Setup of build 97:
Design lidar_system_top, start of the top module:
module lidar_system_top (
    input  wire clk,
    input  wire rst,
    input  wire rx,      
    output wire tx,      
    output wire [15:0] dbg_max_idx,
    output wire [15:0] dbg_min_idx,
    output wire [15:0] dbg_max_dist,
    output wire [15:0] dbg_min_dist,
    output wire [15:0] dbg_obs_alert,
    output wire [15:0] dbg_max_angle,
    output wire [15:0] dbg_min_angle,
    output wire        dbg_angle_done
);
    wire [7:0] rx_data;
    wire       rx_valid;
    RxD u_rxd (
        .clk(clk),
        .rx(rx),
        .rst(rst),
        .data(rx_data),
        .data_valid(rx_valid)
    );
    wire [15:0] max_idx, min_idx, max_dist, min_dist, obs_alert;
    wire [15:0] max_angle, min_angle;
    wire        angle_done;
    distance_process u_dp (
        .clk(clk),
        .rst(rst),
        .data_in(rx_data),
        .data_valid(rx_valid),
        .max_idx(max_idx),
        .min_idx(min_idx),
        .max_dist(max_dist),
        .min_dist(min_dist),
        .obs_alert(obs_alert),
        .max_angle(max_angle),
        .min_angle(min_angle),
        .angle_done(angle_done)
    );
    reg [7:0] tx_data;               
    reg       tx_send;               
    wire      tx_busy;               
    reg [31:0] tx_packet;            
    TxD u_txd (
        .clk(clk),
  ...
clock: 6.6 ns
lec_check: 0
abc_area: 1
cap_margin: 20
core_margin: 2
core_utilization: 72
cts_cluster_size: 98
place_density_lb_addon: 0.08
setup_slack_margin: 1.91
slew_margin: 20
run.sh (not shown) runs the stock make flow with config.mk's settings and CLKGATE_MAP_FILE=.
In build 97 the implementation ran to completion but is not tape-out ready, as the final checks report negative setup slack.
> inputs changed (build 97 -> build 24)
Settings: PLACE_DENSITY_LB_ADDON: 0.08 -> unset; CORE_UTILIZATION: 72 -> 40; CTS_CLUSTER_SIZE: 98 -> unset; SETUP_SLACK_MARGIN: 1.91 -> unset; ABC_AREA: 1 -> unset; PLACE_DENSITY: unset -> 0.6; the clock period (ns, I/O delays scaled along): 6.6 -> 9.63.
==> results <==
Build 24 completed; timing, DRC and antenna clean
Build 97: flow complete, layout not clean; failing: negative setup slack
Global-route usage over all layers delta for build 24 relative to build 97: 28 points lower
Largest clock skew in the final design for build 24: 0.010 ns down relative to build 97
Proportion of power drawn by flip-flops and latches was higher in build 24 than in build 97.
Build 97 leaves less setup margin than build 24.
Side by side, met3 capacity usage during global routing turned out lower in build 24 than in build 97.
For the hold slack, build 24 came in 0.012 ns higher than build 97 did.
The post-CTS setup-driven buffer insertion count of build 24 is lower than that of build 97.
In terms of clock tree cell share of total cell area, build 97 and build 24 differ only marginally.
## Diff of input files: build 58 against build 24
Settings: PLACE_DENSITY now 0.36, was 0.6; CTS_CLUSTER_SIZE now 99, previously not set; TNS_END_PERCENT now 15, previously not set; CORE_UTILIZATION now 68, was 40; the clock period (ns, I/O delays scaled along) now 3.52, was 9.63.
[summary]
The flow completed for build 58, but it is not clean: the layout still shows negative setup slack. Side by side, total wire length after detailed routing turned out higher in build 58 than in build 24. Startpoint of the most critical setup path = u_dp.u_angle.k_r[1]: build 58; startpoint of the most critical setup path = u_dp.u_angle.k_r[0]: build 24. The switching power of the nets in build 58 was higher than what build 24 gave. Higher layout overhead on the synthesized area among build 58 and build 24: build 58. For build 24, the standard cell with the maximum stage delay on the critical path was sky130_fd_sc_hd__fa_1, unlike build 58, where it was sky130_fd_sc_hd__fa_2.
What build 93 does differently from build 58 at the input level:
Settings: swapping 0.36 for 0.6 in PLACE_DENSITY; clearing CTS_CLUSTER_SIZE, which used to be 99; clearing TNS_END_PERCENT, which used to be 15; swapping 68 for 37 in CORE_UTILIZATION; swapping 3.52 for 9.63 in the clock period (ns, I/O delays scaled along).
## What came out
Per the final summary, build 93 finished and its layout is clean on timing, DRC and antenna.
Build 58 -> build 93: sequential standard cell area flat
Of the two values seen for worst setup path startpoint, u_dp.u_angle.k_r[1] was produced by build 58 and u_dp.u_angle.k_r[0] by build 93.
Per the comparison of build 93 with build 58, total routing resource utilization after global routing shrank by 19 points, via-per-instance ratio shows a reduction of 11%.
Relative to build 58, global-route wire length before repair has decreased by 2.6% in build 93.
Count of vias placed by the detailed router (build 93 / build 58): 0.909
Diff build 58 -> build 93 | number of diodes added for antenna fixing | increase of 1
Total power per unit cell area of build 93 falls short of that of build 58 by more than half.
The power of build 93 was superior to that of build 58.
Build 93 has fraction of the cycle the final worst path needs below what build 58 had.
#### Input delta (build 48 over build 93)
Settings: PLACE_DENSITY now 0.36, was 0.6; CORE_UTILIZATION now 72, was 37; the clock period (ns, I/O delays scaled along) now 10.5, was 9.63.
Results
- Comparing pre-CTS worst setup slack for build 93 and build 48, the smaller number came from build 93.
- Compared with build 93, in build 48 final clock period utilization by the worst path roughly the same; via count of the first global-routing pass picked up an extra 759; worst hold slack higher.
- Changes observed in build 48 relative to build 93: signed area change from the synthesized netlist to the final layout down 2.9 points; die span in y lower; sequential share of layout area picked up an extra 0.42 points.
- Taking build 93 as the reference point, the maximum frequency of build 48 falls by about 8%.
- Post-synthesis cell count came out exactly the same in build 93 and build 48.
- Looking at build 93 and build 48, the combinational gate area is a wash.
No activity file was given, so power comes from the tool's default toggle rates.
